$ cat flow/run.sh
#!/bin/bash
# the make line also repeats each setting of config.mk as NAME=value (left out here)
make -C /OpenROAD-flow-scripts/flow DESIGN_CONFIG=/design/flow/config.mk WORK_HOME=/design/flow/orfs CLKGATE_MAP_FILE= finish
$ cat flow/design.v
module adder16_7 (
    input [5:0] alufn,
    input [15:0] a,
    input [15:0] b,
    output reg [15:0] out,
    output reg z,
    output reg n,
    output reg v
  );
  reg [15:0] sum;
  reg [15:0] xb;
  always @* begin
    xb = b ^ {5'h10{alufn[0+0-:1]}};
    case (alufn[0+1-:2])
      2'h0: begin
        sum = a + b;
      end
      2'h1: begin
        sum = a - b;
      end
      2'h2: begin
        sum = a * b;
      end
      2'h3: begin
        sum = xb + 1'h1;
      end
      default: begin
        sum = a - b;
      end
    endcase
    v = (a[15+0-:1] & xb[15+0-:1] & ~sum[15+0-:1]) | (~a[15+0-:1] & ~xb[15+0-:1] & sum[15+0-:1]);
    n = sum[15+0-:1];
    z = (~|sum);
    out = sum;
  end
endmodule
module boolean16_9 (
    input [5:0] alufn,
    input [15:0] a,
    input [15:0] b,
    output reg [15:0] out
  );
  always @* begin
    case (alufn[0+3-:4])
      4'h8: begin
        out = a & b;
      end
      4'he: begin
        out = a | b;
      end
      4'h6: begin
        out = a ^ b;
      end
      4'ha: begin
        out = a;
      end
      default: begin
        out = 16'h0000;
      end
    endcase
  end
endmodule
module compare16_10 (
    input [5:0] alufn,
    input z,
    input v,
    input n,
    output reg [15:0] out
  );
  always @* begin
    case (alufn[1+1-:2])
      2'h1: begin
        out = z;
      end
      2'h2: begin
        out = n ^ v;
      end
      2'h3: begin
        out = z | (n ^ v);
      end
      default: begin
        out = 1'h0;
      end
    endcase
  end
endmodule
module shifter16_8 (
    input [15:0] a,
    input [15:0] b,
    input [5:0] alufn,
    output reg [15:0] out
  );
  always @* begin
    case (alufn[0+1-:2])
      2'h0: begin
        out = a <<< b[0+4-:5];
      end
      2'h1: begin
        out = a >>> b[0+4-:5];
      end
      2'h3: begin
        out = $signed(a) >>> b[0+4-:5];
      end
      default: begin
        out = 1'h0;
      end
    endcase
  end
endmodule
module alu_3 (
    input [5:0] alufn,
    input [15:0] a,
    input [15:0] b,
    output reg [15:0] alu_output
  );
  wire [16-1:0] M_add_out;
  wire [1-1:0] M_add_z;
  wire [1-1:0] M_add_n;
  wire [1-1:0] M_add_v;
  reg [6-1:0] M_add_alufn;
  reg [16-1:0] M_add_a;
  reg [16-1:0] M_add_b;
  adder16_7 add (
    .alufn(M_add_alufn),
    .a(M_add_a),
    .b(M_add_b),
    .out(M_add_out),
    .z(M_add_z),
    .n(M_add_n),
    .v(M_add_v)
  );
  wire [16-1:0] M_shift_out;
  reg [16-1:0] M_shift_a;
  reg [16-1:0] M_shift_b;
  reg [6-1:0] M_shift_alufn;
  shifter16_8 shift (
    .a(M_shift_a),
    .b(M_shift_b),
    .alufn(M_shift_alufn),
    .out(M_shift_out)
  );
  wire [16-1:0] M_bool_out;
  reg [6-1:0] M_bool_alufn;
  reg [16-1:0] M_bool_a;
  reg [16-1:0] M_bool_b;
  boolean16_9 bool (
    .alufn(M_bool_alufn),
    .a(M_bool_a),
    .b(M_bool_b),
    .out(M_bool_out)
  );
  wire [16-1:0] M_comp_out;
  reg [6-1:0] M_comp_alufn;
  reg [1-1:0] M_comp_z;
  reg [1-1:0] M_comp_v;
  reg [1-1:0] M_comp_n;
  compare16_10 comp (
    .alufn(M_comp_alufn),
    .z(M_comp_z),
    .v(M_comp_v),
    .n(M_comp_n),
    .out(M_comp_out)
  );
  always @* begin
    M_add_a = a;
    M_add_b = b;
    M_add_alufn = alufn;
    if (alufn[5:4] == 2'h3) begin
      M_add_alufn[1:0] = 2'h1;
    end
    M_comp_v = M_add_v;
    M_comp_n = M_add_n;
    M_comp_z = M_add_z;
    M_comp_alufn = alufn;
    M_bool_a = a;
    M_bool_b = b;
    M_bool_alufn = alufn;
    M_shift_a = a;
    M_shift_b = b;
    M_shift_alufn = alufn;
    case (alufn[4+1-:2])
      2'h0: begin
        alu_output = M_add_out;
      end
      2'h1: begin
        alu_output = M_bool_out;
      end
      2'h2: begin
        alu_output = M_shift_out;
      end
      2'h3: begin
        alu_output = M_comp_out;
      end
      default: begin
        alu_output = 16'h0000;
      end
    endcase
  end
endmodule
module alu16_top (
    input clk,
    input [5:0] alufn,
    input [15:0] a,
    input [15:0] b,
    output reg [15:0] y
  );
  reg [5:0] alufn_q;
  reg [15:0] a_q;
  reg [15:0] b_q;
  wire [15:0] alu_out;
  alu_3 alu (
    .alufn(alufn_q),
    .a(a_q),
    .b(b_q),
    .alu_output(alu_out)
  );
  always @(posedge clk) begin
    alufn_q <= alufn;
    a_q <= a;
    b_q <= b;
    y <= alu_out;
  end
endmodule
$ cat flow/constraint.sdc
create_clock -name core_clock -period 6.5 [get_ports {clk}]
set_input_delay 1.3000 -clock core_clock [delete_from_list [all_inputs] [get_ports {clk}]]
set_output_delay 1.3000 -clock core_clock [all_outputs]
set_load 0.01 [all_outputs]
$ cat flow/config.mk
export PLATFORM = sky130hd
export DESIGN_NAME = alu16_top
export DESIGN_NICKNAME = alu16_top
export VERILOG_FILES = /design/flow/design.v
export SDC_FILE = /design/flow/constraint.sdc
export NUM_CORES = 4
export LEC_CHECK = 0
export ABC_AREA = 1
export CAP_MARGIN = 20
export CELL_PAD_IN_SITES_GLOBAL_PLACEMENT = 3
export CORE_MARGIN = 2
export CORE_UTILIZATION = 45
export CTS_CLUSTER_DIAMETER = 306
export CTS_CLUSTER_SIZE = 100
export PLACE_DENSITY = 0.89
export SLEW_MARGIN = 20
export TNS_END_PERCENT = 5
==> impl_metrics.csv, run 1 <==
group,metric,value,unit
floorplan,width_of_the_chip,151.8,um
synthesis,ys.warnings.count,6,
synthesis,edf_count,0,
synthesis,ys_cells,1482,
synthesis,synth.area.top_cells,"fa_1, nand2_1, ha_1, inv_1, dfxtp_1",
synthesis,ys_area,9834,um2
floorplan,num_rows,54,
floorplan,dieHeight,151.8,um
synthesis,synth.most_common_cell,"nand2_1",
synthesis,common_cells,"nand2_1, inv_1, ha_1, o21ai_0, nand3_1",
synthesis,synth.avg_cell_area,6.636,um2
synthesis,postSynthSeqShare,0.1099,
synthesis,post_synth_and_or_nand_nor_area_fraction,0.2648,
run_status,flow.stopped_at,"global placement without I/O",
synthesis,postSynthNetCount,1700,
run_status,error,"[ERROR GPL-0301] Utilization 107.658 % exceeds 100%.",
synthesis,compound_area_frac,0.1391,
synthesis,yosys.cell_types.count,55,
floorplan,floorplan.initialDensity,0.4549,
synthesis,topCombFamilyByArea,"adder cells",
synthesis,mux_share,0.004071,
run_status,outcome,"stopped before the end",
floorplan,core-area,21620,um2
synthesis,largest_area_cell,"fa_1",
floorplan,die_area,23050,um2
synthesis,post-synth-top-area-fraction,0.1649,
synthesis,synth-async-reset-ratio,0,
synthesis,postSynthRegisterBits,54,
synthesis,adder_share,0.2896,
synthesis,postSynthCellCount,1482,
synthesis,ys_dominant_reg_cell,"dfxtp_1",
synthesis,synth_xor_xnor_area_share,0.04415,
synthesis,post_synth_instance_area,9834,um2
==> inputs of run 2 (changes only) <==
ABC_AREA = 0   (was 1)
CAP_MARGIN = 25   (was 20)
CELL_PAD_IN_SITES_GLOBAL_PLACEMENT = default   (was 3)
CORE_ASPECT_RATIO = 0.53   (was default)
CORE_MARGIN = 3   (was 2)
CORE_UTILIZATION = 44   (was 45)
CTS_CLUSTER_DIAMETER = default   (was 306)
CTS_CLUSTER_SIZE = default   (was 100)
GPL_ROUTABILITY_DRIVEN = 0   (was default)
MAX_ROUTING_LAYER = met4   (was default)
PLACE_DENSITY = 0.57   (was 0.89)
TNS_END_PERCENT = default   (was 5)
clock period = 7.86 ns   (was 6.5 ns; I/O delays follow)
==> run 2 against run 1 <==
- die size decreased by 3.0%
- the run now finishes clean
- synthesized area decreased by 8.2%
- synthesized cell count decreased by 21%
==> impl_metrics.csv, run 2 <==
group,metric,value,unit
floorplan,core-area,19770,um2
synthesis,mux_share,0.02120,
power,seq_power,335,uW
route,drt-pass1-iter-count,7,
route,first_iter_violations,1579,
place,place_ws,1384,ps
route,overall_via_count_from_detail_route,8847,
floorplan,width_of_the_chip,202.8,um
synthesis,edf_count,0,
synthesis,postSynthRegisterBits,54,
global_route,grt-ovfl-total,0,
floorplan,floorplan.initialDensity,0.4569,
sta,finalSetupTns,0,ps
synthesis,post_synth_and_or_nand_nor_area_fraction,0.1769,
worst_setup_path,worst_r2r_startpoint,"b_q[4]",
place,place.detailed.hpwl,27.66,mm
route,wirelength_routed,34.36,mm
clock_network,cts_buffer_depth,2,
synthesis,postSynthSeqShare,0.1197,
route,post_drt_wl_per_cell,23.45,um
power,power.leakage,4.497,nW
synthesis,ys_cells,1172,
worst_setup_path,setup.worst_path.end,"y[15]",
min_path,hp-start,"alufn_q[2]",
clock_network,cts_tree,"done",
power,power-top-group,"combinational logic",
layout,area_growth,10.53,%
layout,postLayoutCellArea,9982,um2
clock_network,ctsResizeCount,0,
synthesis,postSynthCellCount,1172,
power,vdd_drop_max,0.2478,mV
power,power.share.clock,0.100,
worst_setup_path,worst_setup_sp,"b_q[4]",
worst_setup_path,timing.reg2reg.setup_slack,1280,ps
layout,flop_area,1082,um2
power,clockNetworkPower,266,uW
sta,grt_setup_unrepaired,"no",
worst_setup_path,setup.worst_path.end_class,"flip-flop",
job,cap_viol_max_count,0,
power,comb-power,2.06,mW
floorplan,top_level_ports,55,
clock_network,cts_num_sinks,54,
synthesis,synth.area.top_cells,"fa_1, ha_1, dfxtp_1, inv_1, xnor2_1",
synthesis,yosys.cell_types.count,78,
power,total_switching_power,1.403,mW
sta,skew,13.05,ps
synthesis,common_cells,"inv_1, nor2_1, nand2_1, ha_1, o21ai_0",
power,int_power,1.261,mW
clock_network,cts-buffers-inserted,5,
global_route,gr-usage-all-layers,0.3244,
sta,maxSlewViolCount,0,
floorplan,die_area,22370,um2
power,sw_frac_of_total,0.5267,
min_path,whs_endpoint,"y[0]",
synthesis,largest_area_cell,"fa_1",
worst_setup_path,instance_count_on_the_critical_path,22,
sta,timing.final.crit_period,6577,ps
worst_setup_path,worst_ep_required_time,8100,ps
synthesis,adder_share,0.3153,
layout,finish.net_count,1408,
global_route,number_of_global_route_vias_before_repair,8392,
synthesis,post_synth_instance_area,9031,um2
synthesis,ys_area,9031,um2
worst_setup_path,setup.worst_path.start_class,"flip-flop",
global_route,antenna_violations_before_repair,1,
power,sequentialPowerShare,0.126,
sta,holdWs,743.6,ps
sta,tightestPinTransition,1034,ps
place,io_buffer_count,54,
min_path,worst_hold_path_type,"flip-flop to flip-flop",
min_path,min_delay_path_depth,3,
worst_setup_path,worstPathCellList,"inv_1 -> buf_4 -> nor2_1 -> fa_1 -> inv_1 -> fa_1 -> inv_1 -> fa_1 -> fa_1 -> fa_1 -> inv_1 -> fa_1 -> inv_1 -> ha_1 -> a21o_1 -> a31oi_1 -> o21ai_0 -> xnor2_1 -> nand2_1 -> o211ai_1 -> o21ai_0 -> o21ai_0",
route,drtAntennaViolNets,0,
job,tally_of_openroad_warnings,44,
layout,filler_cell_count,2005,
sta,fmax,152.0,MHz
synthesis,synth.avg_cell_area,7.706,um2
place,place_area,9811,um2
worst_setup_path,rr_endpoint,"y[15]",
synthesis,ys_dominant_reg_cell,"dfxtp_1",
sta,setup_slack,1283,ps
worst_setup_path,cell_at_the_slowest_stage_of_the_critical_path,"dfxtp_1",
worst_setup_path,worstPathMaxFanout,15,
power,combPwrFrac,0.774,
synthesis,topCombFamilyByArea,"adder cells",
worst_setup_path,timing.critical_path.arrival,6820,ps
synthesis,synth_xor_xnor_area_share,0.07426,
synthesis,post-synth-top-area-fraction,0.1796,
synthesis,postSynthNetCount,1390,
clock_network,cts-htree-levels,2,
worst_setup_path,ff2ff_path_depth,22,
global_route,grt_pass1_wl,52.61,mm
run_status,outcome,"finished clean",
sta,fin_crit_sh,0.8368,
clock_network,clkLatencyLatePin,320,ps
synthesis,synth-async-reset-ratio,0,
worst_setup_path,critPathKind,"flip-flop to flip-flop",
global_route,maximum_number_of_pins_on_one_net_before_global_route_repair,52,
clock_network,postCtsSetupRepairBufs,0,
worst_setup_path,path_buffers,6,
synthesis,synth.most_common_cell,"inv_1",
clock_network,clkSlewWorstSetupHoldPaths,80,ps
synthesis,ys.warnings.count,6,
floorplan,dieHeight,110.3,um
clock_network,cts_root_buffer,"clkbuf_16",
floorplan,num_rows,37,
layout,multiInputGateArea,7099,um2
sta,hold_violations,0,
sta,setup_viol_count_final,0,
route,drc,0,
worst_setup_path,cp_slowest_stage_delay,840,ps
power,power-per-cell-area,266.9,nW/um2
route,avgViaCountPerCell,6.039,
clock_network,cts-hold-fix-buffers,0,
worst_setup_path,critPathTopFamily,"adder cells",
sta,maxSlewHeadroom,0.3055,
synthesis,compound_area_frac,0.1971,
worst_setup_path,crit_top_cell,"fa_1",
[run 2: routing by layer]
metal	part of all wire	vias up	wire [um]	global-route usage
met2	0.35	654	11960	0.4005
met4	0.021	0	712	0.05679
li1	-	3963	-	-
met5	0	-	0	-
met3	0.17	62	5846	0.1279
met1	0.46	4168	15840	0.4859
[run 2: per-stage QoR]
step                        util  total power [mW]  std cells
after floorplan                -             1.687       1172
after global placement    0.4963             2.366       1456
after detailed placement  0.4963             2.363       1456
after CTS                 0.5048             2.641       1464
after global routing      0.5050             2.868       1465
final                     0.5050             2.664       1465
[run 2: layout make-up]
class                      count  area share
tap                          273     0.03422
antenna                        1   0.0002507
clock buffer                   5     0.01253
clock inverter                 3    0.004387
timing repair buffer          77     0.07145
inverter                     153     0.05753
multi-input combinational    899      0.7112
sequential                    54      0.1084
==> inputs of run 3 (changes only) <==
ABC_AREA = default   (was 0)
CAP_MARGIN = 20   (was 25)
CORE_ASPECT_RATIO = default   (was 0.53)
CORE_MARGIN = 2   (was 3)
CORE_UTILIZATION = 14   (was 44)
GPL_ROUTABILITY_DRIVEN = default   (was 0)
MAX_ROUTING_LAYER = default   (was met4)
PLACE_DENSITY = default   (was 0.57)
clock period = 9.32 ns   (was 7.86 ns; I/O delays follow)
==> run 3 against run 2 <==
- sequential share of layout area shrank 0.69 points
- largest power group unchanged
- critical path depth did not move
- wire length is 2.9% lower
- maximum frequency fell by 5.7%
- non-clock buffer count fell by 5
- die size increased to 3.0 times the previous value
- combinational power is 16% lower
- still clean on timing, DRC and antenna
- global-route usage is 23 points lower
- total power shrank 17%
==> impl_metrics.csv, run 3 <==
group,metric,value,unit
run_status,outcome,"finished clean",
synthesis,edf_count,0,
sta,setup_viol_count_final,0,
floorplan,floorplan.initialDensity,0.1409,
power,power.share.clock,0.094,
power,comb-power,1.73,mW
route,first_iter_violations,838,
layout,finalNonFillerCells,2041,
floorplan,dieHeight,258.0,um
synthesis,synth_xor_xnor_area_share,0.07426,
floorplan,core-area,64120,um2
power,vdd_drop_max,0.1322,mV
place,globalplace.congestion,0.9869,
clock_network,cts-buffers-inserted,5,
worst_setup_path,worst_r2r_startpoint,"b_q[4]",
worst_setup_path,worstPathCellList,"inv_1 -> nor2_1 -> fa_1 -> inv_1 -> fa_1 -> fa_1 -> inv_1 -> ha_1 -> fa_1 -> inv_1 -> fa_1 -> inv_1 -> ha_1 -> or4_1 -> o22a_1 -> a31oi_1 -> o21ai_0 -> xnor2_1 -> nand2_1 -> o211ai_1 -> o21ai_0 -> o21ai_0",
synthesis,largest_area_cell,"fa_1",
sta,maxSlewHeadroom,0.3498,
route,wirelength_routed,33.35,mm
synthesis,post_synth_and_or_nand_nor_area_fraction,0.1769,
global_route,maximum_number_of_pins_on_one_net_before_global_route_repair,45,
power,power-top-group,"combinational logic",
layout,finish.net_count,1403,
synthesis,postSynthRegisterBits,54,
route,overall_via_count_from_detail_route,8471,
clock_network,clkSlewWorstSetupHoldPaths,80,ps
power,sequentialPowerShare,0.129,
min_path,whs_endpoint,"y[15]",
power,sw_frac_of_total,0.5343,
route,post_drt_wl_per_cell,16.34,um
synthesis,synth-async-reset-ratio,0,
job,cap_viol_max_count,0,
clock_network,cts_buffer_depth,2,
synthesis,post-synth-top-area-fraction,0.1796,
sta,finalSetupTns,0,ps
layout,area_growth,18.00,%
place,place.detailed.hpwl,25.98,mm
place,place_area,10500,um2
clock_network,cts-htree-levels,2,
synthesis,ys_dominant_reg_cell,"dfxtp_1",
sta,skew,15.46,ps
clock_network,postCtsSetupRepairBufs,0,
synthesis,synth.avg_cell_area,7.706,um2
worst_setup_path,worst_ep_required_time,9560,ps
clock_network,ctsResizeCount,0,
synthesis,post_synth_instance_area,9031,um2
worst_setup_path,worstPathMaxFanout,15,
worst_setup_path,cp_slowest_stage_delay,750,ps
power,clockNetworkPower,209,uW
clock_network,clkLatencyLatePin,320,ps
layout,filler_cell_count,7245,
sta,grt_setup_unrepaired,"no",
sta,hold_violations,0,
sta,tightestPinTransition,967.9,ps
synthesis,ys_cells,1172,
power,power.leakage,4.462,nW
worst_setup_path,cell_at_the_slowest_stage_of_the_critical_path,"dfxtp_1",
synthesis,yosys.cell_types.count,78,
power,seq_power,286,uW
global_route,grt-ovfl-total,0,
power,total_switching_power,1.186,mW
route,antennaDiodeCount,0,
place,place_ws,2521,ps
route,drtAntennaViolNets,0,
route,drt-pass1-iter-count,6,
synthesis,postSynthNetCount,1390,
synthesis,mux_share,0.02120,
synthesis,ys_area,9031,um2
power,int_power,1.034,mW
clock_network,cts_tree,"done",
clock_network,cts_num_sinks,54,
worst_setup_path,timing.critical_path.arrival,7210,ps
worst_setup_path,setup.worst_path.end_class,"flip-flop",
worst_setup_path,setup.worst_path.start_class,"flip-flop",
worst_setup_path,ff2ff_path_depth,22,
synthesis,postSynthSeqShare,0.1197,
place,placed_cells,2033,
clock_network,cts_root_buffer,"clkbuf_16",
synthesis,synth.area.top_cells,"fa_1, ha_1, dfxtp_1, inv_1, xnor2_1",
synthesis,synth.most_common_cell,"inv_1",
sta,fmax,143.4,MHz
route,drc,0,
power,combPwrFrac,0.777,
power,power-per-cell-area,208.3,nW/um2
floorplan,num_rows,93,
worst_setup_path,worst_setup_sp,"b_q[4]",
job,tally_of_openroad_warnings,44,
worst_setup_path,rr_endpoint,"y[15]",
synthesis,compound_area_frac,0.1971,
clock_network,cts-hold-fix-buffers,0,
synthesis,postSynthCellCount,1172,
worst_setup_path,instance_count_on_the_critical_path,22,
sta,timing.final.crit_period,6973,ps
place,io_buffer_count,54,
min_path,worst_hold_path_type,"flip-flop to flip-flop",
worst_setup_path,path_buffers,5,
global_route,number_of_global_route_vias_before_repair,8377,
global_route,gr-usage-all-layers,0.09896,
global_route,grt_pass1_wl,50.92,mm
floorplan,width_of_the_chip,258.0,um
layout,postLayoutCellArea,10660,um2
min_path,hp-start,"alufn_q[4]",
synthesis,common_cells,"inv_1, nor2_1, nand2_1, ha_1, o21ai_0",
sta,fin_crit_sh,0.7481,
global_route,antenna_violations_before_repair,0,
min_path,min_delay_path_depth,2,
sta,maxSlewViolCount,0,
worst_setup_path,timing.reg2reg.setup_slack,2350,ps
synthesis,topCombFamilyByArea,"adder cells",
worst_setup_path,critPathKind,"flip-flop to flip-flop",
worst_setup_path,setup.worst_path.end,"y[15]",
floorplan,die_area,66560,um2
synthesis,ys.warnings.count,6,
sta,setup_slack,2347,ps
synthesis,adder_share,0.3153,
route,avgViaCountPerCell,4.150,
worst_setup_path,critPathTopFamily,"adder cells",
floorplan,top_level_ports,55,
[run 3: final cells by class]
type	instances	area [um2]	share of cell area
multi-input cells	899	7099	0.6662
well taps	855	1070	0.1004
repair buffers	72	675.6	0.06340
flip-flops and latches	54	1082	0.1016
clock inverters	2	16.27	0.001526
inverters	153	574.3	0.05389
clock buffers	6	138.9	0.01303
[run 3: metal layers]
layer / track usage / vias up / part of all wire
met5: 0 / - / 0
met4: 0.04496 / 0 / 0.048
met3: 0.01296 / 79 / 0.061
met2: 0.1630 / 363 / 0.46
met1: 0.1285 / 4084 / 0.43
li1: - / 3945 / -
[run 3: per-stage QoR]
stage / util / hold slack (ps) / power, mW
3_5_place_dp: 0.1638 / 705.0 / 1.993
2_1_floorplan: - / 653.3 / 1.423
3_3_place_gp: 0.1638 / 694.4 / 1.977
4_1_cts: 0.1662 / 729.1 / 2.214
5_1_grt: 0.1662 / 767.3 / 2.381
6_report: 0.1662 / 734.8 / 2.220
==> inputs of run 4 (changes only) <==
ABC_AREA = 1   (was default)
CAP_MARGIN = 10   (was 20)
CORE_ASPECT_RATIO = 0.55   (was default)
CORE_MARGIN = 8   (was 2)
CORE_UTILIZATION = 36   (was 14)
GPL_TIMING_DRIVEN = 1   (was default)
MIN_ROUTING_LAYER = met1   (was default)
PLACE_DENSITY_LB_ADDON = 0.13   (was default)
SLEW_MARGIN = 25   (was 20)
clock period = 6.5 ns   (was 9.32 ns; I/O delays follow)
==> run 4 against run 3 <==
- still clean
- sequential share of layout area is 0.28 points lower
- synthesized area is 8.9% higher
- sequential power is 43% higher
- register-to-register slack worse by 1900 ps
- global-route usage is 15 points higher
- total power is 39% higher
- non-clock buffer count is 14 higher
- final area is 2.8% higher
- utilization is 24 points higher
- highest routed layer unchanged
==> impl_metrics.csv, run 4 <==
group,metric,value,unit
run_status,outcome,"finished clean",
power,sequentialPowerShare,0.133,
place,placed_cells,1882,
sta,skew,14.77,ps
clock_network,cts_num_sinks,54,
sta,holdWs,695.4,ps
clock_network,clkSlewWorstSetupHoldPaths,90,ps
power,sw_frac_of_total,0.5509,
synthesis,ys_area,9834,um2
worst_setup_path,crit_top_cell,"fa_1",
worst_setup_path,critPathTopFamily,"adder cells",
synthesis,post_synth_and_or_nand_nor_area_fraction,0.2648,
synthesis,postSynthNetCount,1700,
sta,hold_violations,0,
power,clockNetworkPower,344,uW
worst_setup_path,path_buffers,6,
global_route,number_of_global_route_vias_before_repair,9353,
worst_setup_path,worst_setup_sp,"a_q[7]",
synthesis,ys_cells,1482,
global_route,global_route.usage.met3,0.03651,
worst_setup_path,rr_endpoint,"y[0]",
sta,fin_crit_sh,0.9379,
power,power-per-cell-area,280.9,nW/um2
route,overall_via_count_from_detail_route,10049,
synthesis,post-synth-top-area-fraction,0.1649,
power,comb-power,2.32,mW
sta,grt_setup_unrepaired,"no",
floorplan,width_of_the_chip,238.9,um
global_route,grt_pass1_wl,61.65,mm
clock_network,cts-htree-levels,2,
synthesis,synth_xor_xnor_area_share,0.04415,
synthesis,yosys.cell_types.count,55,
synthesis,post_synth_instance_area,9834,um2
synthesis,largest_area_cell,"fa_1",
synthesis,ys_dominant_reg_cell,"dfxtp_1",
layout,area_growth,11.41,%
clock_network,cts_root_buffer,"clkbuf_16",
synthesis,edf_count,0,
place,place.detailed.hpwl,34.33,mm
place,globalplace.congestion,0.9761,
route,drtAntennaViolNets,0,
worst_setup_path,worst_r2r_startpoint,"a_q[7]",
layout,finish.net_count,1731,
synthesis,adder_share,0.2896,
floorplan,die_area,33100,um2
power,total_switching_power,1.695,mW
min_path,worst_hold_path_type,"flip-flop to flip-flop",
worst_setup_path,ff2ff_path_depth,25,
layout,finalNonFillerCells,1891,
power,seq_power,410,uW
min_path,min_delay_path_depth,3,
floorplan,top_level_ports,55,
sta,maxSlewHeadroom,0.3511,
sta,fmax,164.0,MHz
min_path,hp-start,"alufn_q[4]",
global_route,grt_use_met2,0.3102,
place,io_buffer_count,54,
sta,timing.final.crit_period,6096,ps
clock_network,cts_buffer_depth,2,
global_route,grt-ovfl-total,0,
sta,maxSlewViolCount,0,
floorplan,num_rows,45,
sta,setup_viol_count_final,0,
worst_setup_path,worstPathMaxFanout,13,
worst_setup_path,cell_at_the_slowest_stage_of_the_critical_path,"dfxtp_1",
clock_network,cts-buffers-inserted,5,
route,drt-pass1-iter-count,6,
synthesis,postSynthSeqShare,0.1099,
synthesis,compound_area_frac,0.1391,
power,power.share.clock,0.112,
route,drc,0,
synthesis,postSynthRegisterBits,54,
synthesis,synth.avg_cell_area,6.636,um2
layout,flop_area,1082,um2
worst_setup_path,worst_ep_required_time,6770,ps
worst_setup_path,timing.reg2reg.setup_slack,400,ps
worst_setup_path,cp_slowest_stage_delay,740,ps
worst_setup_path,critPathKind,"flip-flop to flip-flop",
route,first_iter_violations,1231,
worst_setup_path,timing.critical_path.arrival,6360,ps
clock_network,cts-hold-fix-buffers,0,
worst_setup_path,setup.worst_path.end_class,"flip-flop",
power,vdd_drop_max,0.2608,mV
synthesis,common_cells,"nand2_1, inv_1, ha_1, o21ai_0, nand3_1",
route,post_drt_wl_per_cell,21.95,um
power,design_power_total,3.077,mW
power,combPwrFrac,0.755,
power,power-top-group,"combinational logic",
synthesis,synth-async-reset-ratio,0,
route,avgViaCountPerCell,5.314,
floorplan,core-area,27190,um2
synthesis,topCombFamilyByArea,"adder cells",
synthesis,postSynthCellCount,1482,
layout,filler_cell_count,2978,
clock_network,cts_tree,"done",
clock_network,clkLatencyLatePin,330,ps
synthesis,mux_share,0.004071,
power,power.leakage,5.880,nW
floorplan,dieHeight,138.6,um
worst_setup_path,setup.worst_path.end,"y[0]",
global_route,gr-usage-all-layers,0.2482,
synthesis,synth.most_common_cell,"nand2_1",
worst_setup_path,instance_count_on_the_critical_path,25,
global_route,grt_util_met1,0.4287,
global_route,maximum_number_of_pins_on_one_net_before_global_route_repair,32,
job,tally_of_openroad_warnings,44,
synthesis,synth.area.top_cells,"fa_1, nand2_1, ha_1, inv_1, dfxtp_1",
global_route,top_usage_layer,"met1",
min_path,whs_endpoint,"y[0]",
layout,multiInputGateArea,7293,um2
synthesis,ys.warnings.count,6,
floorplan,floorplan.initialDensity,0.3616,
route,wirelength_routed,41.50,mm
global_route,antenna_violations_before_repair,0,
worst_setup_path,setup.worst_path.start_class,"flip-flop",
sta,finalSetupTns,0,ps
job,cap_viol_max_count,0,
power,int_power,1.382,mW
sta,tightestPinTransition,970.6,ps
run 4: cell type report:
| class | count | share of cell area |
|---|---|---|
| well taps | 376 | 0.04294 |
| flip-flops and latches | 54 | 0.09878 |
| clock buffers | 6 | 0.01176 |
| clock inverters | 2 | 0.003426 |
| inverters | 308 | 0.1060 |
| multi-input cells | 1058 | 0.6656 |
| diodes | 1 | 0.0002284 |
| repair buffers | 86 | 0.07126 |
run 4: per-stage QoR:
step             util  worst slack (ps)  cell area [um2]
2_1_floorplan       -             535.5             9834
3_3_place_gp   0.3966             371.6            10790
3_5_place_dp   0.3966             430.7            10790
4_1_cts        0.4028             392.3            10950
5_1_grt        0.4028             7.584            10950
6_report       0.4029             403.8            10960
run 4: layer usage:
layer / wire length, um / vias to the layer above
met3: 4397 / 25
met2: 14780 / 481
li1: - / 4699
met1: 21990 / 4844
met4: 330 / 0
met5: 0 / -
run 4: what timing repair did:
item,4_1_cts,5_1_grt
resized,0,1
endpoints found under the setup margin,0,2
setup buffers,0,0
==> inputs of run 5 (changes only) <==
ABC_AREA = default   (was 1)
CAP_MARGIN = 20   (was 10)
CORE_ASPECT_RATIO = default   (was 0.55)
CORE_MARGIN = 2   (was 8)
CORE_UTILIZATION = 72   (was 36)
CTS_CLUSTER_SIZE = 20   (was default)
GPL_TIMING_DRIVEN = default   (was 1)
MIN_ROUTING_LAYER = default   (was met1)
PLACE_DENSITY_LB_ADDON = 0.03   (was 0.13)
SETUP_SLACK_MARGIN = -0.14   (was default)
SLEW_MARGIN = 20   (was 25)
clock period = 5.62 ns   (was 6.5 ns; I/O delays follow)
==> run 5 against run 4 <==
- the run now fails in global routing
- synthesized cell count down 21%
- synthesized area down 8.2%
- die size down 59%
==> impl_metrics.csv, run 5 <==
group,metric,value,unit
run_status,outcome,"stopped before the end",
run_status,flow.stopped_at,"global routing",
run_status,error,"[ERROR GRT-0232] Routing congestion too high. Check the congestion heatmap in the GUI.",
synthesis,post_synth_and_or_nand_nor_area_fraction,0.1769,
place,place.detailed.hpwl,29.51,mm
synthesis,ys_cells,1172,
synthesis,post-synth-top-area-fraction,0.1796,
floorplan,dieHeight,116.0,um
synthesis,common_cells,"inv_1, nor2_1, nand2_1, ha_1, o21ai_0",
floorplan,num_rows,40,
synthesis,edf_count,0,
floorplan,top_level_ports,55,
place,globalplace.congestion,1.114,
synthesis,mux_share,0.02120,
synthesis,postSynthNetCount,1390,
clock_network,cts-buffers-inserted,5,
synthesis,ys_dominant_reg_cell,"dfxtp_1",
global_route,gr-usage-all-layers,0.8652,
synthesis,postSynthCellCount,1172,
floorplan,core-area,12110,um2
floorplan,width_of_the_chip,116.0,um
synthesis,adder_share,0.3153,
synthesis,synth.avg_cell_area,7.706,um2
synthesis,synth_xor_xnor_area_share,0.07426,
synthesis,postSynthSeqShare,0.1197,
synthesis,post_synth_instance_area,9031,um2
synthesis,topCombFamilyByArea,"adder cells",
synthesis,synth-async-reset-ratio,0,
clock_network,cts_num_sinks,54,
synthesis,ys.warnings.count,6,
synthesis,compound_area_frac,0.1971,
place,place_ws,-398.5,ps
clock_network,cts-htree-levels,2,
synthesis,largest_area_cell,"fa_1",
global_route,grt-ovfl-total,263,
place,placed_cells,1458,
synthesis,ys_area,9031,um2
clock_network,cts_root_buffer,"clkbuf_16",
place,io_buffer_count,54,
clock_network,cts_buffer_depth,2,
synthesis,synth.most_common_cell,"inv_1",
synthesis,yosys.cell_types.count,78,
floorplan,die_area,13450,um2
clock_network,cts-hold-fix-buffers,0,
floorplan,floorplan.initialDensity,0.7457,
synthesis,postSynthRegisterBits,54,
synthesis,synth.area.top_cells,"fa_1, ha_1, dfxtp_1, inv_1, xnor2_1",
-- run 5: repair_timing --
action                                  CTS
endpoints found under the hold margin     0
buffers inserted                          4
endpoints found under the setup margin    6
pin swaps                                 8
gates resized                            28
-- run 5: per-stage QoR --
step                      instance area, um2  utilization
after floorplan                         9071            -
after global placement                 10480       0.8652
after CTS                              10740       0.8866
after detailed placement               10480       0.8654
-- run 5: layer usage --
metal  GRT usage  GRT overflow
met5      0.4704             1
met2       1.005           153
met1      0.8282             7
met4      0.9135            91
met3      0.7599            11
==> inputs of run 6 (changes only) <==
CORE_UTILIZATION = 70   (was 72)
CTS_CLUSTER_SIZE = default   (was 20)
PLACE_DENSITY_LB_ADDON = default   (was 0.03)
SETUP_SLACK_MARGIN = 1.55   (was -0.14)
clock period = 5.25 ns   (was 5.62 ns; I/O delays follow)
==> run 6 against run 5 <==
- the flow again stops in global routing
- synthesized area did not move
- die size rose by 2.8%
- synthesized cell count did not move
==> impl_metrics.csv, run 6 <==
group,metric,value,unit
global_route,gr-usage-all-layers,0.7705,
synthesis,edf_count,0,
synthesis,postSynthRegisterBits,54,
clock_network,cts_num_sinks,54,
synthesis,post_synth_instance_area,9031,um2
synthesis,yosys.cell_types.count,78,
run_status,error,"[ERROR GRT-0232] Routing congestion too high. Check the congestion heatmap in the GUI.",
synthesis,largest_area_cell,"fa_1",
synthesis,topCombFamilyByArea,"adder cells",
synthesis,mux_share,0.02120,
synthesis,compound_area_frac,0.1971,
synthesis,synth-async-reset-ratio,0,
place,io_buffer_count,54,
run_status,flow.stopped_at,"global routing",
floorplan,num_rows,41,
clock_network,cts-buffers-inserted,5,
place,globalplace.congestion,1.108,
synthesis,synth.most_common_cell,"inv_1",
synthesis,post-synth-top-area-fraction,0.1796,
synthesis,ys_area,9031,um2
clock_network,cts_root_buffer,"clkbuf_16",
floorplan,dieHeight,117.6,um
synthesis,postSynthSeqShare,0.1197,
synthesis,ys.warnings.count,6,
place,place_area,10650,um2
floorplan,die_area,13830,um2
floorplan,top_level_ports,55,
clock_network,cts-htree-levels,2,
run_status,outcome,"stopped before the end",
synthesis,post_synth_and_or_nand_nor_area_fraction,0.1769,
floorplan,width_of_the_chip,117.6,um
synthesis,common_cells,"inv_1, nor2_1, nand2_1, ha_1, o21ai_0",
global_route,grt-ovfl-total,143,
synthesis,postSynthCellCount,1172,
clock_network,cts_buffer_depth,2,
place,place.detailed.hpwl,27.74,mm
synthesis,synth.area.top_cells,"fa_1, ha_1, dfxtp_1, inv_1, xnor2_1",
synthesis,synth_xor_xnor_area_share,0.07426,
synthesis,adder_share,0.3153,
place,placed_cells,1463,
synthesis,postSynthNetCount,1390,
floorplan,floorplan.initialDensity,0.7156,
synthesis,ys_cells,1172,
synthesis,ys_dominant_reg_cell,"dfxtp_1",
floorplan,core-area,12620,um2
synthesis,synth.avg_cell_area,7.706,um2
clock_network,cts-hold-fix-buffers,0,
## run 6: repair_timing
item | CTS
endpoints found under the setup margin | 13
pin swaps | 20
buffers inserted | 9
resized | 85
## run 6: stage by stage
stage / setup WS, ps / util / setup TNS (ps)
detailed placement: -431.2 / 0.8442 / -1715
CTS: -299.1 / 0.8877 / -891.1
floorplan: -141.4 / - / -170.5
global placement: -304.1 / 0.8442 / -909.1
## run 6: layer usage
metal | track usage | GRT overflow
met4 | 0.8562 | 64
met2 | 0.9353 | 78
met5 | 0.3493 | 1
met3 | 0.6235 | 0
met1 | 0.7248 | 0
==> inputs of run 7 (changes only) <==
ABC_AREA = 1   (was default)
CORE_UTILIZATION = 49   (was 70)
CTS_CLUSTER_DIAMETER = 242   (was default)
CTS_CLUSTER_SIZE = 77   (was default)
GPL_ROUTABILITY_DRIVEN = 1   (was default)
MAX_ROUTING_LAYER = met5   (was default)
MIN_ROUTING_LAYER = met1   (was default)
PLACE_DENSITY_LB_ADDON = 0.2   (was default)
SETUP_SLACK_MARGIN = default   (was 1.55)
TNS_END_PERCENT = 50   (was default)
clock period = 3.65 ns   (was 5.25 ns; I/O delays follow)
==> run 7 against run 6 <==
- now fails the layout checks on setup timing
- synthesized area up 8.9%
- die size rose by 53%
- synthesized cell count increased by 26%
==> impl_metrics.csv, run 7 <==
group,metric,value,unit
worst_setup_path,crit_top_cell,"fa_1",
min_path,min_delay_path_depth,4,
clock_network,cts_buffer_depth,2,
min_path,worst_hold_path_type,"flip-flop to flip-flop",
power,power-top-group,"combinational logic",
power,power.leakage,6.960,nW
route,drtAntennaViolNets,0,
layout,area_growth,32.01,%
layout,filler_cell_count,1786,
power,total_switching_power,3.893,mW
min_path,hp-start,"alufn_q[4]",
sta,fmax,185.8,MHz
floorplan,die_area,21220,um2
synthesis,compound_area_frac,0.1391,
floorplan,num_rows,51,
layout,finish.net_count,1938,
route,drt-pass1-iter-count,6,
route,overall_via_count_from_detail_route,10922,
power,power.share.clock,0.070,
sta,skew,17.51,ps
global_route,number_of_global_route_vias_before_repair,10795,
synthesis,postSynthSeqShare,0.1099,
worst_setup_path,cp_slowest_stage_delay,530,ps
synthesis,common_cells,"nand2_1, inv_1, ha_1, o21ai_0, nand3_1",
sta,setup_slack,-1734,ps
sta,holdWs,804.3,ps
route,drc,0,
power,comb-power,6.61,mW
worst_setup_path,worst_setup_sp,"b_q[5]",
worst_setup_path,worst_ep_required_time,3920,ps
synthesis,ys_cells,1482,
synthesis,ys_area,9834,um2
synthesis,postSynthCellCount,1482,
global_route,grt_pass1_wl,60.98,mm
worst_setup_path,rr_endpoint,"y[0]",
synthesis,synth.most_common_cell,"nand2_1",
route,avgViaCountPerCell,5.499,
sta,timing.final.crit_period,5384,ps
power,int_power,3.966,mW
worst_setup_path,instance_count_on_the_critical_path,26,
synthesis,ys_dominant_reg_cell,"dfxtp_1",
layout,finalNonFillerCells,1986,
worst_setup_path,path_buffers,6,
place,io_buffer_count,54,
global_route,gr-usage-all-layers,0.3755,
synthesis,synth.area.top_cells,"fa_1, nand2_1, ha_1, inv_1, dfxtp_1",
power,clockNetworkPower,549,uW
worst_setup_path,setup.worst_path.end,"y[0]",
synthesis,largest_area_cell,"fa_1",
run_status,outcome,"complete, but fails checks",
route,post_drt_wl_per_cell,19.97,um
synthesis,adder_share,0.2896,
worst_setup_path,setup.worst_path.end_class,"flip-flop",
clock_network,cts-buffers-inserted,5,
global_route,grt-ovfl-total,0,
synthesis,postSynthNetCount,1700,
sta,maxSlewHeadroom,0.2135,
place,globalplace.congestion,1.024,
power,sequentialPowerShare,0.089,
route,wirelength_routed,39.67,mm
synthesis,synth.avg_cell_area,6.636,um2
floorplan,floorplan.initialDensity,0.5020,
worst_setup_path,setup.worst_path.start_class,"flip-flop",
global_route,antenna_violations_before_repair,0,
clock_network,clkLatencyLatePin,330,ps
run_status,violations,"setup timing",
worst_setup_path,critPathTopFamily,"adder cells",
clock_network,cts_tree,"done",
floorplan,core-area,19590,um2
clock_network,clkSlewWorstSetupHoldPaths,90,ps
min_path,whs_endpoint,"y[0]",
power,power-per-cell-area,605.4,nW/um2
place,placed_cells,1953,
worst_setup_path,cell_at_the_slowest_stage_of_the_critical_path,"fa_1",
synthesis,mux_share,0.004071,
synthesis,synth_xor_xnor_area_share,0.04415,
synthesis,topCombFamilyByArea,"adder cells",
clock_network,cts_root_buffer,"clkbuf_16",
sta,hold_violations,0,
worst_setup_path,worstPathMaxFanout,6,
worst_setup_path,timing.reg2reg.setup_slack,-1730,ps
layout,postLayoutCoreUtil,0.6627,
power,seq_power,696,uW
synthesis,yosys.cell_types.count,55,
sta,fin_crit_sh,1.475,
power,sw_frac_of_total,0.4954,
synthesis,ys.warnings.count,6,
worst_setup_path,ff2ff_path_depth,26,
job,cap_viol_max_count,0,
job,tally_of_openroad_warnings,47,
worst_setup_path,worst_r2r_startpoint,"b_q[5]",
sta,maxSlewViolCount,0,
global_route,maximum_number_of_pins_on_one_net_before_global_route_repair,32,
clock_network,cts-htree-levels,2,
clock_network,cts_num_sinks,54,
floorplan,width_of_the_chip,145.7,um
worst_setup_path,timing.critical_path.arrival,5650,ps
worst_setup_path,critPathKind,"flip-flop to flip-flop",
synthesis,post-synth-top-area-fraction,0.1649,
power,vdd_drop_max,0.7480,mV
place,place.detailed.hpwl,32.14,mm
synthesis,postSynthRegisterBits,54,
route,antennaDiodeCount,0,
sta,tightestPinTransition,1175,ps
route,first_iter_violations,1015,
floorplan,top_level_ports,55,
synthesis,post_synth_and_or_nand_nor_area_fraction,0.2648,
sta,setup_viol_count_final,13,
sta,grt_setup_unrepaired,"yes",
synthesis,synth-async-reset-ratio,0,
floorplan,dieHeight,145.7,um
synthesis,edf_count,0,
power,combPwrFrac,0.842,
synthesis,post_synth_instance_area,9834,um2
run 7: final cells by class:
cell class | instances | area (um2) | area share
Sequential cell | 54 | 1139 | 0.08770
Multi-Input combinational cell | 1058 | 7779 | 0.5992
Timing Repair Buffer | 293 | 2421 | 0.1865
Clock inverter | 3 | 23.77 | 0.001831
Tap cell | 265 | 331.6 | 0.02554
Clock buffer | 5 | 125.1 | 0.009638
Inverter | 308 | 1164 | 0.08963
run 7: timing repair:
item,CTS,global route
hold buffers,0,0
cloned,1,0
setup buffers,19,6
setup endpoints to repair,13,13
endpoints found under the hold margin,0,0
pin swaps,36,20
gates resized,84,47
run 7: stage by stage:
stage	setup TNS (ps)	setup slack, ps	power [mW]	cell area, um2
4_1_cts	-15170	-1658	7.254	12760
3_5_place_dp	-17970	-1888	6.142	12230
5_1_grt	-17330	-1988	8.513	12980
6_report	-15030	-1734	7.859	12980
3_3_place_gp	-17880	-1883	6.057	12230
2_1_floorplan	-12470	-1597	4.191	10120
run 7: per-layer routing:
layer	track usage	wire length (um)
met5	0	0
met4	0.1647	2131
met3	0.05925	3141
met2	0.6163	18220
met1	0.4903	16170
==> inputs of run 8 (changes only) <==
ABC_AREA = default   (was 1)
CORE_UTILIZATION = 72   (was 49)
CTS_CLUSTER_DIAMETER = default   (was 242)
CTS_CLUSTER_SIZE = default   (was 77)
GPL_ROUTABILITY_DRIVEN = default   (was 1)
MAX_ROUTING_LAYER = default   (was met5)
MIN_ROUTING_LAYER = default   (was met1)
PLACE_DENSITY_LB_ADDON = 0.27   (was 0.2)
TNS_END_PERCENT = default   (was 50)
clock period = 5.96 ns   (was 3.65 ns; I/O delays follow)
==> run 8 against run 7 <==
- the run now fails in global routing
- synthesized area is 8.2% lower
- synthesized cell count is 21% lower
- die size is 37% lower
==> impl_metrics.csv, run 8 <==
group,metric,value,unit
global_route,gr-usage-all-layers,0.7534,
clock_network,cts-buffers-inserted,5,
synthesis,adder_share,0.3153,
synthesis,postSynthRegisterBits,54,
global_route,grt-ovfl-total,92,
floorplan,width_of_the_chip,116.0,um
synthesis,ys_area,9031,um2
place,placed_cells,1428,
synthesis,postSynthSeqShare,0.1197,
synthesis,synth.most_common_cell,"inv_1",
synthesis,postSynthCellCount,1172,
run_status,flow.stopped_at,"global routing",
synthesis,synth.avg_cell_area,7.706,um2
run_status,error,"[ERROR GRT-0232] Routing congestion too high. Check the congestion heatmap in the GUI.",
clock_network,cts-hold-fix-buffers,0,
place,place.detailed.hpwl,27.20,mm
synthesis,edf_count,0,
synthesis,ys.warnings.count,6,
synthesis,synth-async-reset-ratio,0,
clock_network,cts_num_sinks,54,
synthesis,post-synth-top-area-fraction,0.1796,
clock_network,postCtsSetupRepairBufs,0,
floorplan,top_level_ports,55,
floorplan,num_rows,40,
place,place_ws,-202.4,ps
synthesis,postSynthNetCount,1390,
synthesis,compound_area_frac,0.1971,
place,globalplace.congestion,1.096,
floorplan,floorplan.initialDensity,0.7457,
synthesis,largest_area_cell,"fa_1",
clock_network,cts_root_buffer,"clkbuf_16",
floorplan,core-area,12110,um2
clock_network,cts_buffer_depth,2,
clock_network,cts-htree-levels,2,
synthesis,topCombFamilyByArea,"adder cells",
synthesis,ys_dominant_reg_cell,"dfxtp_1",
synthesis,yosys.cell_types.count,78,
floorplan,dieHeight,116.0,um
synthesis,synth.area.top_cells,"fa_1, ha_1, dfxtp_1, inv_1, xnor2_1",
synthesis,ys_cells,1172,
synthesis,post_synth_and_or_nand_nor_area_fraction,0.1769,
synthesis,mux_share,0.02120,
synthesis,common_cells,"inv_1, nor2_1, nand2_1, ha_1, o21ai_0",
run_status,outcome,"stopped before the end",
synthesis,post_synth_instance_area,9031,um2
place,io_buffer_count,54,
synthesis,synth_xor_xnor_area_share,0.07426,
floorplan,die_area,13450,um2
## run 8: repair_timing
item                                    4_1_cts
resized                                      11
endpoints found under the setup margin        3
gates cloned                                  0
pin swaps                                     4
## run 8: metrics by stage
step                cell area (um2)  hold WS [ps]  total power [mW]
global placement              10250         694.3             3.348
floorplan                      9045         653.3             2.226
CTS                           10460         718.8             4.018
detailed placement            10250         716.6             3.562
## run 8: per-layer routing
layer / GRT usage / GRT overflow
met1: 0.7634 / 1
met2: 0.9224 / 62
met3: 0.5994 / 1
met4: 0.7540 / 28
met5: 0.1259 / 0
==> inputs of run 9 (changes only) <==
ABC_AREA = 0   (was default)
CAP_MARGIN = 30   (was 20)
CELL_PAD_IN_SITES_DETAIL_PLACEMENT = 1   (was default)
CELL_PAD_IN_SITES_GLOBAL_PLACEMENT = 1   (was default)
CORE_ASPECT_RATIO = 0.66   (was default)
CORE_MARGIN = 3   (was 2)
CORE_UTILIZATION = 44   (was 72)
CTS_CLUSTER_DIAMETER = 386   (was default)
CTS_CLUSTER_SIZE = 100   (was default)
GPL_ROUTABILITY_DRIVEN = 0   (was default)
GPL_TIMING_DRIVEN = 0   (was default)
HOLD_SLACK_MARGIN = 0.16   (was default)
MAX_ROUTING_LAYER = met5   (was default)
MIN_ROUTING_LAYER = met1   (was default)
PLACE_DENSITY_LB_ADDON = 0.04   (was 0.27)
SLEW_MARGIN = 40   (was 20)
TNS_END_PERCENT = 10   (was default)
clock period = 7.86 ns   (was 5.96 ns; I/O delays follow)
==> run 9 against run 8 <==
- the run now finishes clean
- synthesized area unchanged
- die size up 66%
- synthesized cell count is the same
==> impl_metrics.csv, run 9 <==
group,metric,value,unit
run_status,outcome,"finished clean",
synthesis,largest_area_cell,"fa_1",
synthesis,synth_xor_xnor_area_share,0.07426,
clock_network,cts_tree,"done",
place,place.detailed.hpwl,31.50,mm
floorplan,top_level_ports,55,
floorplan,core-area,19600,um2
place,placed_cells,1484,
synthesis,synth.area.top_cells,"fa_1, ha_1, dfxtp_1, inv_1, xnor2_1",
worst_setup_path,timing.critical_path.arrival,7800,ps
place,io_buffer_count,54,
sta,tightestPinTransition,853.3,ps
min_path,min_delay_path_depth,3,
job,cap_viol_max_count,0,
power,int_power,1.260,mW
synthesis,synth.most_common_cell,"inv_1",
clock_network,cts_num_sinks,54,
layout,area_growth,11.69,%
power,comb-power,2.20,mW
floorplan,num_rows,41,
route,antennaDiodeCount,0,
worst_setup_path,worst_setup_sp,"b_q[2]",
clock_network,clkSlewWorstSetupHoldPaths,80,ps
sta,grt_setup_unrepaired,"no",
clock_network,ctsResizeCount,0,
worst_setup_path,ff2ff_path_depth,25,
synthesis,post-synth-top-area-fraction,0.1796,
worst_setup_path,rr_endpoint,"y[15]",
layout,filler_cell_count,2471,
synthesis,compound_area_frac,0.1971,
worst_setup_path,worst_r2r_startpoint,"b_q[2]",
power,vdd_drop_max,0.2310,mV
sta,finalSetupTns,0,ps
route,drtAntennaViolNets,0,
power,power-top-group,"combinational logic",
worst_setup_path,cell_at_the_slowest_stage_of_the_critical_path,"buf_1",
route,post_drt_wl_per_cell,25.37,um
power,seq_power,323,uW
synthesis,postSynthRegisterBits,54,
power,sw_frac_of_total,0.5491,
synthesis,common_cells,"inv_1, nor2_1, nand2_1, ha_1, o21ai_0",
synthesis,ys_dominant_reg_cell,"dfxtp_1",
worst_setup_path,path_buffers,8,
clock_network,cts_root_buffer,"clkbuf_16",
global_route,antenna_violations_before_repair,0,
route,drt-pass1-iter-count,6,
synthesis,postSynthCellCount,1172,
synthesis,post_synth_and_or_nand_nor_area_fraction,0.1769,
power,combPwrFrac,0.789,
clock_network,cts-hold-fix-buffers,0,
worst_setup_path,cp_slowest_stage_delay,630,ps
power,total_switching_power,1.534,mW
job,tally_of_openroad_warnings,44,
sta,fin_crit_sh,0.9628,
layout,flop_area,1082,um2
global_route,grt-ovfl-total,0,
sta,setup_viol_count_final,0,
synthesis,post_synth_instance_area,9031,um2
global_route,number_of_global_route_vias_before_repair,9167,
synthesis,ys.warnings.count,6,
worst_setup_path,setup.worst_path.end_class,"flip-flop",
global_route,gr-usage-all-layers,0.3420,
clock_network,cts-htree-levels,2,
synthesis,mux_share,0.02120,
synthesis,ys_area,9031,um2
worst_setup_path,worst_ep_required_time,8090,ps
worst_setup_path,timing.reg2reg.setup_slack,290,ps
power,power.share.clock,0.095,
sta,hold_violations,0,
synthesis,adder_share,0.3153,
worst_setup_path,setup.worst_path.start_class,"flip-flop",
clock_network,cts-buffers-inserted,5,
worst_setup_path,setup.worst_path.end,"y[15]",
power,sequentialPowerShare,0.116,
route,avgViaCountPerCell,6.148,
clock_network,postCtsSetupRepairBufs,0,
power,power-per-cell-area,276.9,nW/um2
synthesis,edf_count,0,
synthesis,synth-async-reset-ratio,0,
route,overall_via_count_from_detail_route,9173,
worst_setup_path,critPathKind,"flip-flop to flip-flop",
worst_setup_path,instance_count_on_the_critical_path,25,
route,first_iter_violations,1244,
synthesis,topCombFamilyByArea,"adder cells",
min_path,worst_hold_path_type,"flip-flop to flip-flop",
global_route,grt_pass1_wl,57.30,mm
sta,skew,11.03,ps
synthesis,yosys.cell_types.count,78,
floorplan,dieHeight,122.4,um
synthesis,synth.avg_cell_area,7.706,um2
sta,maxSlewHeadroom,0.4251,
floorplan,floorplan.initialDensity,0.4609,
floorplan,die_area,22320,um2
route,wirelength_routed,37.86,mm
power,clockNetworkPower,266,uW
global_route,maximum_number_of_pins_on_one_net_before_global_route_repair,19,
route,drc,0,
worst_setup_path,critPathTopFamily,"adder cells",
min_path,whs_endpoint,"y[0]",
synthesis,postSynthNetCount,1390,
synthesis,postSynthSeqShare,0.1197,
worst_setup_path,worstPathMaxFanout,10,
sta,fmax,132.1,MHz
layout,finalNonFillerCells,1492,
layout,postLayoutCoreUtil,0.5147,
synthesis,ys_cells,1172,
power,power.leakage,4.525,nW
min_path,hp-start,"alufn_q[2]",
layout,finish.net_count,1451,
floorplan,width_of_the_chip,182.4,um
layout,multiInputGateArea,7102,um2
sta,maxSlewViolCount,0,
sta,timing.final.crit_period,7567,ps
clock_network,clkLatencyLatePin,320,ps
clock_network,cts_buffer_depth,2,
## run 9: per-stage QoR
step | hold slack (ps) | total power, mW | cell area [um2] | worst slack, ps
after floorplan | 653.3 | 1.687 | 9031 | 1587
after global routing | 809.6 | 2.997 | 10090 | 12.53
after detailed placement | 716.3 | 2.500 | 9903 | 75.42
final | 756.2 | 2.794 | 10090 | 292.8
after CTS | 751.5 | 2.782 | 10080 | 25.15
after global placement | 712.0 | 2.421 | 9894 | 195.9
## run 9: area by class of cell
| type | instances | share of cell area |
|---|---|---|
| Buffer | 66 | 0.02903 |
| Multi-Input combinational cell | 899 | 0.7040 |
| Inverter | 153 | 0.05693 |
| Tap cell | 258 | 0.03200 |
| Clock buffer | 5 | 0.01240 |
| Timing Repair Buffer | 54 | 0.05358 |
| Sequential cell | 54 | 0.1073 |
| Clock inverter | 3 | 0.004713 |
## run 9: per-layer routing
metal,GRT usage,up-vias,share of wire
li1,-,4052,-
met1,0.5106,4526,0.45
met2,0.4926,523,0.40
met3,0.07790,72,0.12
met4,0.09368,0,0.030
met5,0,-,0
==> inputs of run 10 (changes only) <==
CAP_MARGIN = 20   (was 30)
CORE_ASPECT_RATIO = 1.39   (was 0.66)
CORE_MARGIN = 2   (was 3)
CORE_UTILIZATION = 47   (was 44)
CTS_CLUSTER_DIAMETER = 114   (was 386)
CTS_CLUSTER_SIZE = 80   (was 100)
GPL_ROUTABILITY_DRIVEN = default   (was 0)
GPL_TIMING_DRIVEN = default   (was 0)
HOLD_SLACK_MARGIN = default   (was 0.16)
MAX_ROUTING_LAYER = default   (was met5)
MIN_ROUTING_LAYER = default   (was met1)
PLACE_DENSITY_LB_ADDON = 0.15   (was 0.04)
SETUP_SLACK_MARGIN = -0.56   (was default)
SLEW_MARGIN = 20   (was 40)
TNS_END_PERCENT = default   (was 10)
clock period = 11.3 ns   (was 7.86 ns; I/O delays follow)
==> run 10 against run 9 <==
- first-iteration DRC count down 40%
- worst setup slack better by 4000 ps
- synthesized cell count unchanged
- sequential power down 28%
- still clean on timing, DRC and antenna
- die size down 8.8%
- non-clock buffer count down 49
- largest power group unchanged
- critical path depth down 2
- sequential share of layout area up 0.22 points
- sequential cell count unchanged
- worst hold slack worse by 29 ps
- count of clock-buffer cells in the layout unchanged
- synthesized area unchanged
==> impl_metrics.csv, run 10 <==
group,metric,value,unit
power,clockNetworkPower,163,uW
power,seq_power,233,uW
worst_setup_path,ff2ff_path_depth,23,
layout,finalNonFillerCells,1430,
worst_setup_path,critPathTopFamily,"adder cells",
layout,area_growth,9.407,%
route,drc,0,
floorplan,width_of_the_chip,121.6,um
route,met2_routed_wirelength,17.04,mm
clock_network,ctsResizeCount,0,
worst_setup_path,worst_setup_sp,"b_q[2]",
clock_network,clkSlewWorstSetupHoldPaths,80,ps
global_route,number_of_global_route_vias_before_repair,9388,
worst_setup_path,instance_count_on_the_critical_path,23,
synthesis,synth-async-reset-ratio,0,
worst_setup_path,setup.worst_path.start_class,"flip-flop",
run_status,outcome,"finished clean",
route,wirelength_routed,34.77,mm
floorplan,dieHeight,167.4,um
power,sw_frac_of_total,0.5299,
synthesis,postSynthRegisterBits,54,
sta,tightestPinTransition,1277,ps
sta,maxSlewViolCount,0,
power,comb-power,1.41,mW
place,placed_cells,1421,
synthesis,synth.most_common_cell,"inv_1",
worst_setup_path,timing.reg2reg.setup_slack,4340,ps
synthesis,yosys.cell_types.count,78,
synthesis,ys_dominant_reg_cell,"dfxtp_1",
min_path,hp-start,"alufn_q[4]",
clock_network,cts-buffers-inserted,5,
route,avgViaCountPerCell,6.134,
job,cap_viol_max_count,0,
worst_setup_path,cp_slowest_stage_delay,720,ps
power,total_switching_power,954.7,uW
sta,grt_setup_unrepaired,"no",
synthesis,ys.warnings.count,6,
synthesis,post_synth_and_or_nand_nor_area_fraction,0.1769,
min_path,min_delay_path_depth,2,
synthesis,synth.area.top_cells,"fa_1, ha_1, dfxtp_1, inv_1, xnor2_1",
power,int_power,847.1,uW
floorplan,num_rows,59,
synthesis,post_synth_instance_area,9031,um2
clock_network,cts-htree-levels,2,
synthesis,adder_share,0.3153,
clock_network,cts-hold-fix-buffers,0,
sta,fmax,143.6,MHz
place,place.detailed.hpwl,26.97,mm
worst_setup_path,critPathKind,"flip-flop to flip-flop",
layout,postLayoutCellArea,9881,um2
power,power-per-cell-area,182.3,nW/um2
worst_setup_path,worstPathCellList,"buf_4 -> inv_1 -> nor2_1 -> fa_1 -> inv_1 -> fa_1 -> fa_1 -> inv_1 -> ha_1 -> fa_1 -> inv_1 -> fa_1 -> inv_1 -> ha_1 -> or4_1 -> o22a_1 -> a31oi_1 -> o21ai_0 -> xnor2_1 -> nand2_1 -> o211ai_1 -> o21ai_0 -> o21ai_0",
route,post_drt_wl_per_cell,24.31,um
synthesis,postSynthNetCount,1390,
layout,finish.net_count,1402,
route,m1WireLength,13.30,mm
sta,holdWs,727.2,ps
power,power-top-group,"combinational logic",
clock_network,postCtsSetupRepairBufs,0,
synthesis,ys_cells,1172,
place,place_area,9734,um2
worst_setup_path,setup.worst_path.end_class,"flip-flop",
worst_setup_path,path_buffers,6,
sta,fin_crit_sh,0.6162,
floorplan,core-area,18750,um2
worst_setup_path,rr_endpoint,"y[15]",
power,power.leakage,4.457,nW
route,first_iter_violations,749,
power,sequentialPowerShare,0.129,
synthesis,synth.avg_cell_area,7.706,um2
power,combPwrFrac,0.780,
global_route,antenna_violations_before_repair,1,
floorplan,floorplan.initialDensity,0.4816,
worst_setup_path,worstPathMaxFanout,56,
place,io_buffer_count,54,
synthesis,mux_share,0.02120,
power,power.share.clock,0.090,
sta,finalSetupTns,0,ps
worst_setup_path,worst_ep_required_time,11520,ps
synthesis,common_cells,"inv_1, nor2_1, nand2_1, ha_1, o21ai_0",
clock_network,cts_num_sinks,54,
clock_network,cts_root_buffer,"clkbuf_16",
synthesis,largest_area_cell,"fa_1",
clock_network,cts_tree,"done",
sta,timing.final.crit_period,6963,ps
global_route,maximum_number_of_pins_on_one_net_before_global_route_repair,57,
worst_setup_path,setup.worst_path.end,"y[15]",
route,drtAntennaViolNets,0,
route,met3RoutedLength,2.206,mm
clock_network,clkLatencyLatePin,310,ps
route,overall_via_count_from_detail_route,8772,
worst_setup_path,worst_r2r_startpoint,"b_q[2]",
floorplan,die_area,20360,um2
sta,maxSlewHeadroom,0.1421,
clock_network,cts_buffer_depth,2,
place,globalplace.congestion,0.9652,
route,drt-pass1-iter-count,6,
sta,skew,10.13,ps
job,tally_of_openroad_warnings,44,
synthesis,postSynthSeqShare,0.1197,
synthesis,ys_area,9031,um2
global_route,grt-ovfl-total,0,
min_path,worst_hold_path_type,"flip-flop to flip-flop",
global_route,gr-usage-all-layers,0.3444,
sta,hold_violations,0,
sta,setup_viol_count_final,0,
route,top_layer_used,"met4",
synthesis,compound_area_frac,0.1971,
worst_setup_path,timing.critical_path.arrival,7180,ps
synthesis,edf_count,0,
floorplan,top_level_ports,55,
min_path,whs_endpoint,"y[3]",
synthesis,synth_xor_xnor_area_share,0.07426,
synthesis,postSynthCellCount,1172,
synthesis,post-synth-top-area-fraction,0.1796,
worst_setup_path,cell_at_the_slowest_stage_of_the_critical_path,"inv_1",
global_route,grt_pass1_wl,52.62,mm
power,vdd_drop_max,0.1184,mV
power,design_power_total,1.802,mW
synthesis,topCombFamilyByArea,"adder cells",
-- run 10: per-stage QoR --
stage / setup slack, ps / utilization
detailed placement: 4467 / 0.5192
CTS: 4412 / 0.5268
finish: 4337 / 0.5270
global placement: 4597 / 0.5192
global route: 4038 / 0.5270
floorplan: 5027 / -
-- run 10: final cells by class --
class                   count  area [um2]
multi-input cells         899        7104
inverters                 153       574.3
well taps                 244       305.3
diodes                      1       2.502
repair buffers             71       668.1
clock inverters             3       18.77
clock buffers               5       125.1
fillers                  2381        8870
flip-flops and latches     54        1082
-- run 10: per-layer routing --
layer,track usage,vias up
met5,0,-
met1,0.4287,4346
met2,0.5784,364
met3,0.03236,121
li1,-,3941
met4,0.1959,0
==> inputs of run 11 (changes only) <==
ABC_AREA = 1   (was 0)
CELL_PAD_IN_SITES_DETAIL_PLACEMENT = default   (was 1)
CELL_PAD_IN_SITES_GLOBAL_PLACEMENT = default   (was 1)
CORE_ASPECT_RATIO = 1.44   (was 1.39)
CORE_MARGIN = 8   (was 2)
CORE_UTILIZATION = 36   (was 47)
CTS_CLUSTER_DIAMETER = 167   (was 114)
CTS_CLUSTER_SIZE = default   (was 80)
GPL_TIMING_DRIVEN = 1   (was default)
MIN_ROUTING_LAYER = met1   (was default)
PLACE_DENSITY_LB_ADDON = 0.13   (was 0.15)
SETUP_SLACK_MARGIN = default   (was -0.56)
SLEW_MARGIN = 25   (was 20)
clock period = 6.5 ns   (was 11.3 ns; I/O delays follow)
==> run 11 against run 10 <==
- via count increased by 10%
- die size increased by 62%
- non-clock buffer count increased by 13
- total power increased by 63%
- sequential power increased by 75%
- global-route usage decreased by 11 points
- cell count increased by 29%
- worst hold slack got worse by 36 ps
==> impl_metrics.csv, run 11 <==
group,metric,value,unit
place,place_ws,272.5,ps
sta,hold_violations,0,
layout,area_growth,10.53,%
floorplan,die_area,32950,um2
place,io_buffer_count,54,
synthesis,synth-async-reset-ratio,0,
worst_setup_path,setup.worst_path.start_class,"flip-flop",
sta,holdWs,691.4,ps
job,cap_viol_max_count,0,
power,combPwrFrac,0.756,
worst_setup_path,timing.critical_path.arrival,6370,ps
clock_network,cts-buffers-inserted,5,
synthesis,synth.most_common_cell,"nand2_1",
worst_setup_path,timing.reg2reg.setup_slack,380,ps
clock_network,cts-htree-levels,2,
synthesis,largest_area_cell,"fa_1",
route,first_iter_violations,759,
synthesis,mux_share,0.004071,
min_path,worst_hold_path_type,"flip-flop to flip-flop",
place,globalplace.congestion,0.9656,
sta,grt_setup_unrepaired,"no",
worst_setup_path,cp_slowest_stage_delay,830,ps
worst_setup_path,ff2ff_path_depth,24,
worst_setup_path,instance_count_on_the_critical_path,24,
route,wirelength_routed,38.53,mm
min_path,hp-start,"alufn_q[4]",
run_status,outcome,"finished clean",
layout,flop_area,1082,um2
floorplan,width_of_the_chip,153.7,um
worst_setup_path,critPathTopFamily,"adder cells",
layout,finalNonFillerCells,1845,
synthesis,ys.warnings.count,6,
power,sw_frac_of_total,0.5447,
power,comb-power,2.22,mW
global_route,grt-ovfl-total,0,
synthesis,synth.avg_cell_area,6.636,um2
power,power.leakage,5.867,nW
synthesis,topCombFamilyByArea,"adder cells",
worst_setup_path,setup.worst_path.end_class,"flip-flop",
floorplan,dieHeight,214.3,um
worst_setup_path,cell_at_the_slowest_stage_of_the_critical_path,"dfxtp_1",
synthesis,post-synth-top-area-fraction,0.1649,
route,antennaDiodeCount,0,
worst_setup_path,setup.worst_path.end,"y[0]",
min_path,min_delay_path_depth,3,
global_route,antenna_violations_before_repair,0,
sta,maxSlewViolCount,0,
sta,tightestPinTransition,969.3,ps
synthesis,postSynthNetCount,1700,
power,power-top-group,"combinational logic",
power,power.share.clock,0.105,
synthesis,postSynthSeqShare,0.1099,
synthesis,adder_share,0.2896,
sta,maxSlewHeadroom,0.3514,
global_route,maximum_number_of_pins_on_one_net_before_global_route_repair,31,
job,tally_of_openroad_warnings,44,
place,place.detailed.hpwl,31.92,mm
clock_network,cts_num_sinks,54,
route,avgViaCountPerCell,5.231,
clock_network,cts_root_buffer,"clkbuf_16",
layout,finish.net_count,1729,
synthesis,postSynthRegisterBits,54,
clock_network,cts_tree,"done",
clock_network,postCtsSetupRepairBufs,0,
floorplan,num_rows,72,
worst_setup_path,worst_r2r_startpoint,"b_q[5]",
synthesis,post_synth_and_or_nand_nor_area_fraction,0.2648,
worst_setup_path,worstPathMaxFanout,16,
global_route,grt_pass1_wl,59.12,mm
sta,fin_crit_sh,0.9410,
power,int_power,1.337,mW
route,drtAntennaViolNets,0,
layout,filler_cell_count,2977,
route,drt-pass1-iter-count,5,
clock_network,ctsResizeCount,0,
global_route,number_of_global_route_vias_before_repair,10025,
synthesis,post_synth_instance_area,9834,um2
synthesis,common_cells,"nand2_1, inv_1, ha_1, o21ai_0, nand3_1",
clock_network,clkSlewWorstSetupHoldPaths,90,ps
worst_setup_path,worst_setup_sp,"b_q[5]",
floorplan,top_level_ports,55,
power,total_switching_power,1.600,mW
synthesis,ys_dominant_reg_cell,"dfxtp_1",
clock_network,cts_buffer_depth,2,
power,vdd_drop_max,0.1384,mV
power,clockNetworkPower,309,uW
power,power-per-cell-area,270.2,nW/um2
place,placed_cells,1837,
synthesis,ys_cells,1482,
clock_network,cts-hold-fix-buffers,0,
synthesis,synth.area.top_cells,"fa_1, nand2_1, ha_1, inv_1, dfxtp_1",
worst_setup_path,worstPathCellList,"nand2_1 -> fa_1 -> fa_1 -> inv_1 -> fa_1 -> fa_1 -> inv_1 -> fa_1 -> fa_1 -> inv_1 -> ha_1 -> nand2_1 -> a21oi_1 -> a211oi_1 -> nand3_1 -> inv_1 -> nand3_1 -> nand3_1 -> nand2_1 -> inv_2 -> nand4_1 -> nand2_1 -> nand2_1 -> a21oi_2",
synthesis,yosys.cell_types.count,55,
route,overall_via_count_from_detail_route,9652,
sta,finalSetupTns,0,ps
layout,multiInputGateArea,7293,um2
floorplan,floorplan.initialDensity,0.3663,
sta,fmax,163.5,MHz
floorplan,core-area,26850,um2
synthesis,synth_xor_xnor_area_share,0.04415,
sta,setup_viol_count_final,0,
route,drc,0,
synthesis,compound_area_frac,0.1391,
power,seq_power,407,uW
worst_setup_path,critPathKind,"flip-flop to flip-flop",
worst_setup_path,worst_ep_required_time,6750,ps
sta,setup_slack,383.6,ps
synthesis,postSynthCellCount,1482,
power,design_power_total,2.937,mW
min_path,whs_endpoint,"y[0]",
worst_setup_path,crit_top_cell,"fa_1",
worst_setup_path,rr_endpoint,"y[0]",
clock_network,clkLatencyLatePin,330,ps
route,post_drt_wl_per_cell,20.88,um
synthesis,edf_count,0,
worst_setup_path,path_buffers,5,
global_route,gr-usage-all-layers,0.2359,
sta,skew,19.36,ps
synthesis,ys_area,9834,um2
power,sequentialPowerShare,0.139,
sta,timing.final.crit_period,6116,ps
## run 11: routing by layer
layer | track usage | up-vias | wire length (um)
met4 | 0.1569 | 0 | 2713
met2 | 0.4179 | 368 | 19050
li1 | - | 4687 | -
met3 | 0.03146 | 112 | 2068
met1 | 0.2583 | 4485 | 14700
met5 | 0 | - | 0
## run 11: final cells by class
cell class	count	share of cell area
multi-input cells	1058	0.6709
clock inverters	1	0.0008057
flip-flops and latches	54	0.09956
repair buffers	84	0.07044
well taps	333	0.03833
clock buffers	7	0.01312
inverters	308	0.1068
## run 11: through the flow
step                utilization  cell area, um2
floorplan                     -            9834
global placement         0.3992           10720
detailed placement       0.3992           10720
CTS                      0.4049           10870
global route             0.4049           10870
finish                   0.4049           10870
Power figures rest on the tool's default switching activity, not on a simulated workload.
